==> run K <==
==> flow/design.v <==
module Registers  (
    input clk,
    input rst,
    input [31:0] in,
    output reg [31:0]  out
);
always @(posedge clk )
begin
    if(rst == 1'b1)
    begin
        out<=0;
    end
    else 
    begin
        out<=in;
    end
end
endmodule
module full_adder
(input i_bit1,input i_bit2, input i_carry,output o_sum,output o_carry);
wire g1,p1;
assign g1=i_bit1 & i_bit2;
assign p1=i_bit1 ^ i_bit2;
assign o_sum=p1 ^ i_carry;
assign o_carry = g1 | (p1&i_carry);
endmodule
module four_bit_adder(input [3:0] A,input [3:0]  B,input Cin,  output [3:0]  Sum,output   Cout);
    wire [3:0] C; 
    genvar i;
    generate
        for (i = 0; i < 4; i = i + 1) begin : loop
            full_adder FA(
                .i_bit1(A[i]),
                .i_bit2(B[i]),
                .i_carry(i == 0 ? Cin : C[i - 1]),
                .o_sum(Sum[i]),
                .o_carry(C[i])
            );
        end
    endgenerate
    assign Cout=C[3];
endmodule
module CSA  #(parameter N = 32)(input [N-1:0] A,input [N-1:0]  B,input Cin,  output [N-1:0]  Sum,output   Cout,output Overflow);
    wire [N-1:0] S0;
    wire [N-1:0] S1;
    wire [(N/4)-1:0] C0;
    wire [(N/4)-1:0] C1;
    wire [(N/4)-1:0] C;
    four_bit_adder A_inst(.A(A[3:0]),.B(B[3:0]),.Cin(Cin),.Sum(Sum[3:0]),.Cout(C[0])); 
    genvar i;
    generate
        for (i = 0; i < N/4-1; i = i + 1) begin : loop1
            four_bit_adder A0(
                .A(A[i*4+7:i*4+4]),
                .B(B[i*4+7:i*4+4]),
                .Cin(1'b0),
                .Sum(S0[i*4+7:i*4+4]),
                .Cout(C0[i+1])
            );
            four_bit_adder A1(
                .A(A[i*4+7:i*4+4]),
                .B(B[i*4+7:i*4+4]),
                .Cin(1'b1),
                .Sum(S1[i*4+7:i*4+4]),
                .Cout(C1[i+1])
            );
        end
    endgenerate
    genvar j;
    generate
    for (j = 0; j < N/4-1; j = j + 1) begin : loop2
        assign Sum[j*4+7:j*4+4] = C[j] ? S1[j*4+7:j*4+4] : S0[j*4+7:j*4+4];
        assign C[j+1] = C[j] ? C1[j+1] : C0[j+1];
    end
endgenerate
    assign Cout=C[(N/4)-1];
    assign Overflow=(A[N-1]==B[N-1]&&(A[N-1])!=Sum[N-1]);
endmodule
module normalizer
(input [23:0] A_mantissa,input [7:0] A_exponent, output  reg [22:0] O_mantissa ,output reg [7:0] O_exponent);
reg [23:0] temp_mantissa;
always @ (*)
begin 
    if(A_mantissa[23:0]==24'b000000000000000000000001)
    begin 
        temp_mantissa=A_mantissa<<23;
        O_exponent=A_exponent-23;
    end
    else if(A_mantissa[23:1]==23'b00000000000000000000001)
    begin 
        temp_mantissa=A_mantissa<<22;
        O_exponent=A_exponent-22;
    end
    else if(A_mantissa[23:2]==22'b0000000000000000000001)
    begin 
        temp_mantissa=A_mantissa<<21;
        O_exponent=A_exponent-21;
    end
    else if(A_mantissa[23:3]==21'b000000000000000000001)
    begin 
        temp_mantissa=A_mantissa<<20;
        O_exponent=A_exponent-20;
    end
    else if(A_mantissa[23:4]==20'b00000000000000000001)
    begin 
        temp_mantissa=A_mantissa<<19;
        O_exponent=A_exponent-19;
    end
    else if(A_mantissa[23:5]==19'b0000000000000000001)
    begin 
        temp_mantissa=A_mantissa<<18;
        O_exponent=A_exponent-18;
    end
    else if(A_mantissa[23:6]==18'b000000000000000001)
    begin 
        temp_mantissa=A_mantissa<<17;
        O_exponent=A_exponent-17;
    end
    else if(A_mantissa[23:7]==17'b00000000000000001)
    begin 
        temp_mantissa=A_mantissa<<16;
        O_exponent=A_exponent-16;
    end
    else if(A_mantissa[23:8]==16'b0000000000000001)
    begin 
        temp_mantissa=A_mantissa<<15;
        O_exponent=A_exponent-15;
    end
    else if(A_mantissa[23:9]==15'b000000000000001)
    begin 
        temp_mantissa=A_mantissa<<14;
        O_exponent=A_exponent-14;
    end
    else if(A_mantissa[23:10]==14'b00000000000001)
    begin 
        temp_mantissa=A_mantissa<<13;
        O_exponent=A_exponent-13;
    end
    else if(A_mantissa[23:11]==13'b0000000000001)
    begin 
        temp_mantissa=A_mantissa<<12;
        O_exponent=A_exponent-12;
    end
    else if(A_mantissa[23:12]==12'b000000000001)
    begin 
        temp_mantissa=A_mantissa<<11;
        O_exponent=A_exponent-11;
    end
    else if(A_mantissa[23:13]==11'b00000000001)
    begin 
        temp_mantissa=A_mantissa<<10;
        O_exponent=A_exponent-10;
    end
    else if(A_mantissa[23:14]==10'b0000000001)
    begin 
        temp_mantissa=A_mantissa<<9;
        O_exponent=A_exponent-9;
    end
    else if(A_mantissa[23:15]==9'b000000001)
    begin 
        temp_mantissa=A_mantissa<<8;
        O_exponent=A_exponent-8;
    end
    else if(A_mantissa[23:16]==8'b00000001)
    begin 
        temp_mantissa=A_mantissa<<7;
        O_exponent=A_exponent-7;
    end
    else if(A_mantissa[23:17]==7'b0000001)
    begin 
        temp_mantissa=A_mantissa<<6;
        O_exponent=A_exponent-6;
    end
    else if(A_mantissa[23:18]==6'b000001)
    begin 
        temp_mantissa=A_mantissa<<5;
        O_exponent=A_exponent-5;
    end
    else if(A_mantissa[23:19]==5'b00001)
    begin 
        temp_mantissa=A_mantissa<<4;
        O_exponent=A_exponent-4;
    end
    else if(A_mantissa[23:20]==4'b0001)
    begin 
        temp_mantissa=A_mantissa<<3;
        O_exponent=A_exponent-3;
    end
    else if(A_mantissa[23:21]==3'b001)
    begin 
        temp_mantissa=A_mantissa<<2;
        O_exponent=A_exponent-2;
    end
    else if(A_mantissa[23:22]==3'b01)
    begin 
        temp_mantissa=A_mantissa<<1;
        O_exponent=A_exponent-1;
    end
    else 
    begin
        temp_mantissa=A_mantissa;
        O_exponent=A_exponent;
    end 
O_mantissa=temp_mantissa[22:0];
end
endmodule
module FPA
(input [31:0] A, input [31:0] B, output [31:0] Sum,output Cout,output reg of);
reg  A_sign;
reg  B_sign;
reg  O_sign;
reg [7:0] A_exponent ;
reg [7:0] B_exponent ;
wire [7:0] O_exponent ;
reg [24:0] O_temp1_exponent ;
reg [24:0] O_temp2_exponent ;
reg [23:0] A_mantissa ;
reg [23:0] B_mantissa ;
reg [23:0] temp1_mantissa ;
reg [23:0] temp2_mantissa ;
reg [23:0] O_mantissa ;
reg [24:0] O_temp1_mantissa ;
reg [24:0] O_temp2_mantissa ;
reg [7:0] temp ;
wire [7:0] final_exponent ;
wire [22:0] final_mantissa ;
wire [7:0] pre_exponent ;
wire [22:0] pre_mantissa ;
reg [23:0] A_Adder ;
reg [23:0] B_Adder ;
wire [23:0] Sum_Adder ;
wire Cin ;
wire c ;
 CSA #(24) c1( A_Adder,B_Adder,Cin,Sum_Adder ,c ,overflow);
assign Cin=1'b0;
always @ (*)
begin
    A_sign=A[31];
    B_sign=B[31];
    A_exponent=A[30:23];
    B_exponent=B[30:23];
    A_mantissa = {1'b1,A[22:0]};
    B_mantissa ={1'b1,B[22:0]};
    if(A_exponent > B_exponent ) begin
        temp=A_exponent-B_exponent;
        O_temp1_exponent=A_exponent;
        B_mantissa=B_mantissa>>temp;
    end
    else if (A_exponent < B_exponent )begin
        temp=B_exponent-A_exponent;
        O_temp1_exponent=B_exponent;
        temp1_mantissa=A_mantissa>>temp;
        A_mantissa=temp1_mantissa;
    end
    else 
    begin
        O_temp1_exponent=A_exponent;
    end
    if(A_sign == B_sign )
    begin
        A_Adder=A_mantissa;
        B_Adder=B_mantissa;
        O_sign=A_sign;
        O_temp1_mantissa={c,Sum_Adder};
    end
     else 
    begin
        if(A_sign==1'b1)
        begin
            temp1_mantissa=~A_mantissa+1'b1;
            temp2_mantissa=B_mantissa;
            A_Adder=temp1_mantissa;
            B_Adder=temp2_mantissa;
            O_temp2_mantissa={c,Sum_Adder};
            if(A_mantissa>= B_mantissa)
            begin 
                O_temp1_mantissa=~O_temp2_mantissa+1;
                O_temp1_mantissa[24]=1'b0;
            end
            else
            begin 
                O_temp1_mantissa=O_temp2_mantissa;
                O_temp1_mantissa[24]=1'b0;
            end
        end
        else 
        begin
            temp1_mantissa=A_mantissa;
            temp2_mantissa=~B_mantissa+1'b1;
            A_Adder=temp1_mantissa;
            B_Adder=temp2_mantissa;
            O_temp2_mantissa={c,Sum_Adder};
            if(A_mantissa <= B_mantissa)
            begin 
                O_temp1_mantissa=~O_temp2_mantissa+1;
                O_temp1_mantissa[24]=1'b0;
            end
            else
            begin 
                O_temp1_mantissa=O_temp2_mantissa;
                O_temp1_mantissa[24]=1'b0;
            end
        end
        if(A_mantissa>B_mantissa)
            O_sign=A_sign;
        else if(A_mantissa<B_mantissa)
            O_sign=B_sign;
        else
        begin
            O_sign=1'b0;
        end
    end
    if(O_temp1_mantissa[24]==1'b1)
    begin
        O_temp2_exponent=O_temp1_exponent+25'd1;
        O_mantissa=O_temp1_mantissa[24:1];
        if(O_mantissa == 23'd0 &  O_temp1_exponent== A_exponent & O_temp1_exponent== B_exponent )
            begin
                O_temp1_exponent=23'd0;
            end
        else
            O_temp1_exponent=O_temp2_exponent;
    end else
    begin
        O_mantissa=O_temp1_mantissa[23:0];
        if(O_mantissa == 23'd0 &  O_temp1_exponent== A_exponent & O_temp1_exponent== B_exponent )
            begin
                O_temp1_exponent=23'd0;
            end
   end 
end
assign O_exponent=O_temp1_exponent;
normalizer N_instance( O_mantissa, O_exponent, pre_mantissa , pre_exponent);
always @ (*)
begin
    if(pre_exponent == 8'd255  || A[30:23] == 8'd255  || B[30:23] == 8'd255)
        of=1'b1;
    else
        of=1'b0;
end
assign final_exponent = of ? 8'd0 : pre_exponent;
assign final_mantissa = of ? 23'd0 : pre_mantissa;
assign Sum={O_sign & ~of,final_exponent,final_mantissa};
assign Cout=O_temp1_mantissa[24];
endmodule
module FPA_final (
input clk,
input rst,
input [31 : 0] in1,
input [31 : 0] in2,
output [31 : 0] OUT
);
wire [31 : 0]A;
wire [31 : 0]B;
wire [31 : 0]C;
Registers operand1_reg (clk,rst, in1, A);
Registers operand2_reg (clk, rst, in2, B);
FPA B1 ( .A(A), .B(B), .Sum(C), .Cout(), .of());
Registers output_reg (clk,rst, C, OUT);
endmodule
==> flow/run.sh <==
#!/bin/bash
# the make line also repeats each setting of config.mk as NAME=value (left out here)
make -C /OpenROAD-flow-scripts/flow DESIGN_CONFIG=/design/flow/config.mk WORK_HOME=/design/flow/orfs CLKGATE_MAP_FILE= finish
==> flow/config.mk <==
export PLATFORM = sky130hd
export DESIGN_NAME = FPA_final
export DESIGN_NICKNAME = FPA_final
export VERILOG_FILES = /design/flow/design.v
export SDC_FILE = /design/flow/constraint.sdc
export NUM_CORES = 4
export LEC_CHECK = 0
export CAP_MARGIN = 20
export CORE_MARGIN = 9
export CORE_UTILIZATION = 50
export CTS_CLUSTER_SIZE = 23
export GPL_TIMING_DRIVEN = 0
export HOLD_SLACK_MARGIN = 0.05
export MAX_ROUTING_LAYER = met5
export MIN_ROUTING_LAYER = met2
export PLACE_DENSITY_LB_ADDON = 0.25
export SLEW_MARGIN = 20
export TNS_END_PERCENT = 20
==> flow/constraint.sdc <==
create_clock -name core_clock -period 20.0 [get_ports {clk}]
set_input_delay 4.0000 -clock core_clock [delete_from_list [all_inputs] [get_ports {clk}]]
set_output_delay 4.0000 -clock core_clock [all_outputs]
set_load 0.01 [all_outputs]
==> run G: changes against run K <==
- CORE_MARGIN: 9 -> 2
- CORE_UTILIZATION: 50 -> 64
- CTS_CLUSTER_SIZE: 23 -> unset
- GPL_TIMING_DRIVEN: 0 -> unset
- HOLD_SLACK_MARGIN: 0.05 -> unset
- MAX_ROUTING_LAYER: met5 -> unset
- MIN_ROUTING_LAYER: met2 -> unset
- PLACE_DENSITY_LB_ADDON: 0.25 -> unset
- TNS_END_PERCENT: 20 -> unset
==> flow/constraint.sdc (replaced) <==
create_clock -name core_clock -period 14.5 [get_ports {clk}]
set_input_delay 2.9000 -clock core_clock [delete_from_list [all_inputs] [get_ports {clk}]]
set_output_delay 2.9000 -clock core_clock [all_outputs]
set_load 0.01 [all_outputs]
==> run R: changes against run K <==
- CORE_MARGIN: 9 -> 2
- CORE_UTILIZATION: 50 -> 70
- CTS_CLUSTER_SIZE: 23 -> 30
- GPL_TIMING_DRIVEN: 0 -> unset
- HOLD_SLACK_MARGIN: 0.05 -> unset
- MAX_ROUTING_LAYER: met5 -> unset
- MIN_ROUTING_LAYER: met2 -> unset
- PLACE_DENSITY_LB_ADDON: 0.25 -> unset
- TNS_END_PERCENT: 20 -> unset
==> flow/constraint.sdc (replaced) <==
create_clock -name core_clock -period 12.4 [get_ports {clk}]
set_input_delay 2.4800 -clock core_clock [delete_from_list [all_inputs] [get_ports {clk}]]
set_output_delay 2.4800 -clock core_clock [all_outputs]
set_load 0.01 [all_outputs]
==> run Z: changes against run K <==
- ABC_AREA: unset -> 1
- CORE_MARGIN: 9 -> 2
- CORE_UTILIZATION: 50 -> 72
- CTS_CLUSTER_SIZE: 23 -> 98
- GPL_TIMING_DRIVEN: 0 -> unset
- HOLD_SLACK_MARGIN: 0.05 -> unset
- MAX_ROUTING_LAYER: met5 -> unset
- MIN_ROUTING_LAYER: met2 -> unset
- PLACE_DENSITY: unset -> 0.37
- PLACE_DENSITY_LB_ADDON: 0.25 -> unset
- TNS_END_PERCENT: 20 -> 15
==> flow/constraint.sdc (replaced) <==
create_clock -name core_clock -period 13.8 [get_ports {clk}]
set_input_delay 2.7600 -clock core_clock [delete_from_list [all_inputs] [get_ports {clk}]]
set_output_delay 2.7600 -clock core_clock [all_outputs]
set_load 0.01 [all_outputs]
==> summary of the runs <==
Run G ended with an error in global routing. Run K ended with an error in global routing on GRT-0116. Run R failed in detailed placement. Run Z aborted during clock tree synthesis, error DPL-0038.
Die area: run K > run G > run R > run Z.
In synthesized cell count, run K and run R do not differ.
In run Z the synthesized area is smaller than in run R, by about 2.6%.
